Design lab4_2, start of the top module:
module lab4_2( 
              input wire      mode,
              input wire[2:0] opCode,
              input wire[3:0] value,
              input clk,
              input reset,
              output reg[9:0] result,
              output reg cacheFull,
              output reg invalidOp,
              output reg overflow);
	reg [2:0] opcode_array[0:31];
	reg [3:0] value_array[0:31];
	integer i;
	reg [10:0] counter;
	reg [10:0] counter2;
	reg [20:0] p0;
	reg [20:0] p1;
	reg [10:0] temp_for_p0_p1_change;	
	reg temp_for_bit_change;
	reg [6:0] PC;
	reg [6:0] begin_PC;
	reg flag;
    always @(posedge clk or posedge reset) begin 
		if(reset) begin
			for(i=0;i<32;i=i+1)begin
				opcode_array[i] = 0;
				value_array[i] = 0;
			end
		   invalidOp = 0;  
			cacheFull = 0;
			overflow = 0;
		   counter = 0;	  
		   counter2= 0;	  
		   p0 = 0;	  
		   p1 = 0;  
		   PC = 0;
		   flag = 0;
		   begin_PC = 0;
		   result = 0;
		end else begin
			if(mode == 1) begin 
				temp_for_p0_p1_change = p0;
			   if(opcode_array[PC] == 0) begin		  
					p0 = p0 + value_array[PC]; 			  
			   end
			   if(opcode_array[PC] == 1) begin
  ...
Size in the first run: ~2500 cells after synthesis, ~270 flip-flops.
clock: 12.1 ns
lec_check: 0
abc_area: 1
cap_margin: 20
core_margin: 2
core_utilization: 68
place_density_lb_addon: 0.2
setup_slack_margin: 2.23
slew_margin: 20
run.sh (not shown) runs the stock make flow with config.mk's settings and CLKGATE_MAP_FILE=.
==> next run, changes <==
==> flow/config.mk (replaced) <==
export PLATFORM = sky130hd
export DESIGN_NAME = lab4_2
export DESIGN_NICKNAME = lab4_2
export VERILOG_FILES = /design/flow/design.v
export SDC_FILE = /design/flow/constraint.sdc
export NUM_CORES = 4
export LEC_CHECK = 0
export CAP_MARGIN = 30
export CORE_MARGIN = 2
export CORE_UTILIZATION = 40
export GPL_TIMING_DRIVEN = 0
export SLEW_MARGIN = 40
==> flow/constraint.sdc (replaced) <==
create_clock -name core_clock -period 7.44 [get_ports {clk}]
set_input_delay 1.4880 -clock core_clock [delete_from_list [all_inputs] [get_ports {clk}]]
set_output_delay 1.4880 -clock core_clock [all_outputs]
set_load 0.01 [all_outputs]
Result: This time the run finished with negative setup slack left. Global-route usage goes down by 16 points.

* * *

Starting RTL as in the previous note.
Design lab4_2, start of the top module:
module lab4_2( 
              input wire      mode,
              input wire[2:0] opCode,
              input wire[3:0] value,
              input clk,
              input reset,
              output reg[9:0] result,
              output reg cacheFull,
              output reg invalidOp,
              output reg overflow);
==> flow/config.mk <==
export PLATFORM = sky130hd
export DESIGN_NAME = lab4_2
export DESIGN_NICKNAME = lab4_2
export VERILOG_FILES = /design/flow/design.v
export SDC_FILE = /design/flow/constraint.sdc
export NUM_CORES = 4
export LEC_CHECK = 0
export CAP_MARGIN = 20
export CORE_MARGIN = 10
export CORE_UTILIZATION = 54
export MIN_ROUTING_LAYER = met1
export PLACE_DENSITY_LB_ADDON = 0.24
export SLEW_MARGIN = 30
==> flow/constraint.sdc <==
create_clock -name core_clock -period 13.4 [get_ports {clk}]
set_input_delay 2.6800 -clock core_clock [delete_from_list [all_inputs] [get_ports {clk}]]
set_output_delay 2.6800 -clock core_clock [all_outputs]
set_load 0.01 [all_outputs]
Then changed:
- CORE_MARGIN: 10 -> 2
- CORE_UTILIZATION: 54 -> 72
- CTS_CLUSTER_SIZE: unset -> 32
- MIN_ROUTING_LAYER: met1 -> unset
- PLACE_DENSITY_LB_ADDON: 0.24 -> 0.15
- SETUP_SLACK_MARGIN: unset -> -1.01
- SLEW_MARGIN: 30 -> 20
- clock period: 13.4 -> 10.1 ns (I/O delays scaled with it)
Result: The changed run finished but fails on negative setup slack; wire length grows by about 17%; worst hold slack hardly moves; synthesized area stays the same; sequential share of layout area shrinks by 2.9 points; worst setup slack degrades by 2.1 ns.
Then changed:
- ABC_AREA: unset -> 1
- CTS_CLUSTER_SIZE: 32 -> unset
- PLACE_DENSITY: unset -> 0.36
- PLACE_DENSITY_LB_ADDON: 0.15 -> unset
- SETUP_SLACK_MARGIN: -1.01 -> 1.89
- TNS_END_PERCENT: unset -> 5
- clock period: 10.1 -> 6.78 ns (I/O delays scaled with it)
This time the run did not get past global routing, error GRT-0232.
Synthesized cell count climbs by a quarter to a third.
Die size drops slightly.
Synthesized area falls slightly.
Then changed:
- ABC_AREA: 1 -> unset
- CAP_MARGIN: 20 -> 0
- CORE_UTILIZATION: 72 -> 65
- MIN_ROUTING_LAYER: unset -> met1
- PLACE_DENSITY: 0.36 -> unset
- SETUP_SLACK_MARGIN: 1.89 -> -0.37
- SLEW_MARGIN: 20 -> 35
- TNS_END_PERCENT: 5 -> unset
- clock period: 6.78 -> 7.35 ns (I/O delays scaled with it)
Now the flow completed and failed the layout checks on negative setup slack.
Area after synthesis increases by 2.0%.
Die size rises by 13%.
Synthesized cell count fell by 23%.
Then changed:
- ABC_AREA: unset -> 1
- CAP_MARGIN: 0 -> 20
- CORE_UTILIZATION: 65 -> 72
- MIN_ROUTING_LAYER: met1 -> unset
- PLACE_DENSITY: unset -> 0.36
- SETUP_SLACK_MARGIN: -0.37 -> 1.89
- SLEW_MARGIN: 35 -> 20
- TNS_END_PERCENT: unset -> 5
- clock period: 7.35 -> 10.5 ns (I/O delays scaled with it)
After rerunning: The new run reached the layout checks and failed them: negative setup slack. Maximum frequency came out higher by a few percent. Final cell count goes up by about a fifth. Wire length increases by a few percent. Register-to-register slack improved by 3.9 ns. Non-clock buffer count shrinks by 136.
